==> 02-09: inputs <==
## top_level
module top_level
#(parameter WIDTH = 8)
(
	input clk, rst, init, finish, ack,
	input [WIDTH-1:0]
		ori_0,
		ori_1,
		ori_2,
		ori_3,
		ori_4,
		ori_5,
		ori_6,
		ori_7,
		ori_8,
		ori_9,
		ori_10,
		ori_11,
		ori_12,
		ori_13,
		ori_14,
		ori_15,
		ori_16,
		ori_17,
		ori_18,
		ori_19,
		ori_20,
		ori_21,
		ori_22,
		ori_23,
		ori_24,
		ori_25,
		ori_26,
		ori_27,
		ori_28,
		ori_29,
		ori_30,
		ori_31,
		can_0,
		can_1,
		can_2,
		can_3,
		can_4,
		can_5,
		can_6,
		can_7,
		can_8,
		can_9,
		can_10,
		can_11,
		can_12,
		can_13,
		can_14,
		can_15,
		can_16,
		can_17,
		can_18,
		can_19,
		can_20,
		can_21,
		can_22,
		can_23,
		can_24,
		can_25,
		can_26,
		can_27,
		can_28,
		can_29,
		can_30,
		can_31,
	output done,
	output [WIDTH+4:0] out_sad
	);
clock: 5.69 ns
lec_check: 0
abc_area: 1
cap_margin: 5
core_aspect_ratio: 0.93
core_margin: 2
core_utilization: 72
cts_cluster_size: 58
gpl_routability_driven: 0
max_routing_layer: met4
slew_margin: 20
tns_end_percent: 95
run.sh (not shown) runs the stock make flow with config.mk's settings and CLKGATE_MAP_FILE=.
==> 05-14: changes against 02-09 <==
- ABC_AREA: 1 -> unset
- CAP_MARGIN: 5 -> 20
- CORE_ASPECT_RATIO: 0.93 -> unset
- CORE_UTILIZATION: 72 -> 37
- CTS_CLUSTER_SIZE: 58 -> unset
- GPL_ROUTABILITY_DRIVEN: 0 -> unset
- MAX_ROUTING_LAYER: met4 -> unset
- TNS_END_PERCENT: 95 -> unset
==> flow/constraint.sdc (replaced) <==
create_clock -name core_clock -period 7.91 [get_ports {clk}]
set_input_delay 1.5820 -clock core_clock [delete_from_list [all_inputs] [get_ports {clk}]]
set_output_delay 1.5820 -clock core_clock [all_outputs]
set_load 0.01 [all_outputs]
==> 11-08: changes against 02-09 <==
- CAP_MARGIN: 5 -> 20
- CORE_ASPECT_RATIO: 0.93 -> 0.5
- CTS_CLUSTER_DIAMETER: unset -> 373
- CTS_CLUSTER_SIZE: 58 -> 93
- GPL_ROUTABILITY_DRIVEN: 0 -> unset
- MAX_ROUTING_LAYER: met4 -> unset
- TNS_END_PERCENT: 95 -> 5
==> flow/constraint.sdc (replaced) <==
create_clock -name core_clock -period 2.69 [get_ports {clk}]
set_input_delay 0.5380 -clock core_clock [delete_from_list [all_inputs] [get_ports {clk}]]
set_output_delay 0.5380 -clock core_clock [all_outputs]
set_load 0.01 [all_outputs]
==> flow_metrics.tcl <==
# yosys + openroad results
set metrics [dict create \
    place_hpwl_mm 110.2 \
    met3WireLength_mm 10.84 \
    largest_class "multi-input combinational cells" \
    post_drt_wl_per_cell_um 15.22 \
    clk_share_pct 3.870 \
    status "no timing/DRC/antenna violations" \
    cp_max_fo 4 \
    critPathLaunch "b_SAD_4x8.reg_sum_1[0]" \
]
-- figures above: 02-09

==> flow_metrics.tcl <==
# yosys + openroad results
set metrics [dict create \
    status "no timing/DRC/antenna violations" \
    cp_max_fo 6 \
    met3WireLength_mm 6.266 \
    critPathLaunch "b_SAD_4x8.reg_sum_1[0]" \
]
-- figures above: 05-14

==> flow_metrics.tcl <==
# implementation run metrics
set metrics [dict create \
    synth_flops 610 \
    place_hpwl_mm 146.1 \
    h-tree-depth 1 \
    status "stopped before the end" \
    edf_count 0 \
    stop_stage "global routing" \
    stop_error "[ERROR GRT-0232] Routing congestion too high. Check the congestion heatmap in the GUI." \
]
-- figures above: 11-08


---

==> inputs of try-violet <==
Starting RTL as in the previous note.
==> flow/design.v (excerpt) <==
module top_level
#(parameter WIDTH = 8)
(
	input clk, rst, init, finish, ack,
	input [WIDTH-1:0]
		ori_0,
		ori_1,
		ori_2,
		ori_3,
		ori_4,
		ori_5,
		ori_6,
		ori_7,
		ori_8,
		ori_9,
		ori_10,
		ori_11,
		ori_12,
		ori_13,
		ori_14,
		ori_15,
		ori_16,
		ori_17,
		ori_18,
		ori_19,
		ori_20,
		ori_21,
		ori_22,
		ori_23,
		ori_24,
		ori_25,
		ori_26,
		ori_27,
		ori_28,
		ori_29,
		ori_30,
		ori_31,
		can_0,
		can_1,
		can_2,
		can_3,
		can_4,
		can_5,
		can_6,
		can_7,
		can_8,
		can_9,
		can_10,
		can_11,
		can_12,
		can_13,
		can_14,
		can_15,
		can_16,
		can_17,
		can_18,
		can_19,
		can_20,
		can_21,
		can_22,
		can_23,
		can_24,
		can_25,
		can_26,
		can_27,
		can_28,
		can_29,
		can_30,
		can_31,
	output done,
	output [WIDTH+4:0] out_sad
	);
	reg [WIDTH-1:0] reg_ori_0,
					reg_ori_1,
					reg_ori_2,
					reg_ori_3,
					reg_ori_4,
					reg_ori_5,
					reg_ori_6,
					reg_ori_7,
					reg_ori_8,
					reg_ori_9,
					reg_ori_10,
					reg_ori_11,
					reg_ori_12,
					reg_ori_13,
					reg_ori_14,
					reg_ori_15,
					reg_ori_16,
					reg_ori_17,
					reg_ori_18,
					reg_ori_19,
					reg_ori_20,
					reg_ori_21,
					reg_ori_22,
					reg_ori_23,
					reg_ori_24,
					reg_ori_25,
					reg_ori_26,
  ...
==> flow/config.mk <==
export PLATFORM = sky130hd
export DESIGN_NAME = top_level
export DESIGN_NICKNAME = top_level
export VERILOG_FILES = /design/flow/design.v
export SDC_FILE = /design/flow/constraint.sdc
export NUM_CORES = 4
export LEC_CHECK = 0
export CAP_MARGIN = 15
export CELL_PAD_IN_SITES_DETAIL_PLACEMENT = 2
export CORE_ASPECT_RATIO = 1.48
export CORE_MARGIN = 2
export CORE_UTILIZATION = 33
export HOLD_SLACK_MARGIN = 0.08
export MAX_ROUTING_LAYER = met5
export PLACE_DENSITY_LB_ADDON = 0.13
export SLEW_MARGIN = 10
export TNS_END_PERCENT = 100
==> flow/constraint.sdc <==
create_clock -name core_clock -period 4.52 [get_ports {clk}]
set_input_delay 0.9040 -clock core_clock [delete_from_list [all_inputs] [get_ports {clk}]]
set_output_delay 0.9040 -clock core_clock [all_outputs]
set_load 0.01 [all_outputs]
==> inputs of try-raven, as changes to try-violet <==
==> flow/config.mk (replaced) <==
export PLATFORM = sky130hd
export DESIGN_NAME = top_level
export DESIGN_NICKNAME = top_level
export VERILOG_FILES = /design/flow/design.v
export SDC_FILE = /design/flow/constraint.sdc
export NUM_CORES = 4
export LEC_CHECK = 0
export CAP_MARGIN = 20
export CORE_MARGIN = 2
export CORE_UTILIZATION = 71
export CTS_CLUSTER_DIAMETER = 90
export SETUP_SLACK_MARGIN = 0.74
export SLEW_MARGIN = 20
==> flow/constraint.sdc (replaced) <==
create_clock -name core_clock -period 3.02 [get_ports {clk}]
set_input_delay 0.6040 -clock core_clock [delete_from_list [all_inputs] [get_ports {clk}]]
set_output_delay 0.6040 -clock core_clock [all_outputs]
set_load 0.01 [all_outputs]
==> inputs of try-pepper, as changes to try-violet <==
==> flow/config.mk (replaced) <==
export PLATFORM = sky130hd
export DESIGN_NAME = top_level
export DESIGN_NICKNAME = top_level
export VERILOG_FILES = /design/flow/design.v
export SDC_FILE = /design/flow/constraint.sdc
export NUM_CORES = 4
export LEC_CHECK = 0
export ABC_AREA = 1
export CAP_MARGIN = 20
export CORE_MARGIN = 2
export CORE_UTILIZATION = 59
export PLACE_DENSITY = 0.36
export SLEW_MARGIN = 20
==> flow/constraint.sdc (replaced) <==
create_clock -name core_clock -period 3.25 [get_ports {clk}]
set_input_delay 0.6500 -clock core_clock [delete_from_list [all_inputs] [get_ports {clk}]]
set_output_delay 0.6500 -clock core_clock [all_outputs]
set_load 0.01 [all_outputs]
==> comparison <==
try-raven stopped in detailed placement. try-violet finished but failed the layout checks on setup timing. try-pepper completed, yet does not pass: setup timing. Between try-pepper and try-violet, the lower critical path depth is in try-violet (gap 1). Die size, highest first: try-violet, try-pepper, try-raven. Final area: try-pepper is larger than try-violet (4.8%). Of try-violet and try-pepper, try-pepper has the higher final cell count (gap about 13%, measured against try-pepper). Via count: try-violet is smaller than try-pepper (about 9%). Between try-violet and try-pepper, the lower non-clock buffer count is in try-violet (gap 105). Of try-pepper and try-violet, try-violet has the higher register-to-register slack (gap 0.30 ns). In try-pepper the core utilization is higher than in try-violet, by 35 points.
==> figures <==
Pre-antenna DRT Iters: try-pepper 8; try-violet 5; try-raven -
Result of the run: try-pepper failed layout checks; try-violet failed layout checks; try-raven stopped before the end
Stage where the flow stopped: try-pepper -; try-violet -; try-raven detailed placement
Violated checks: try-pepper setup timing; try-violet setup timing; try-raven -
Routed vias/inst: try-pepper 5.20; try-violet 5.43; try-raven -
Worst setup skew after layout: try-pepper 0.0224 ns; try-violet 0.0379 ns; try-raven -
Synthesized chip area reported by yosys: try-pepper 54700 um^2; try-violet 50700 um^2; try-raven 50700 um^2
Fin util: try-pepper 82.1%; try-violet 47.0%; try-raven -
Setup total negative slack: try-pepper -55.09 ns; try-violet -17.19 ns; try-raven -
Standard-cell row count: try-pepper 111; try-violet 175; try-raven 97
GRT Util Overall: try-pepper 33.8%; try-violet 26.9%; try-raven -
Clock latency of the later-clocked register in the worst-skew pair: try-pepper 0.66 ns; try-violet 0.72 ns; try-raven -
Number of endpoints failing setup at the final stage: try-pepper 78; try-violet 49; try-raven -
FF-to-FF End: try-pepper b_SAD_4x8.reg_total_sum[9]; try-violet b_SAD_4x8.reg_total_sum[12]; try-raven -
Initial core utilization: try-pepper 59.6%; try-violet 33.1%; try-raven 72.0%
Top sig layer: try-pepper met4; try-violet met5; try-raven -
Average wire per standard cell: try-pepper 15.3 um; try-violet 25.1 um; try-raven -
Setup repair after global routing missed its margin: try-pepper true; try-violet true; try-raven -
Number of global-route vias before repair: try-pepper 56.3k; try-violet 58.1k; try-raven -
Share of cell area taken by multi-input logic gates: try-pepper 50.8%; try-violet 53.2%; try-raven -
Cell depth of the worst setup path: try-pepper 21; try-violet 20; try-raven -
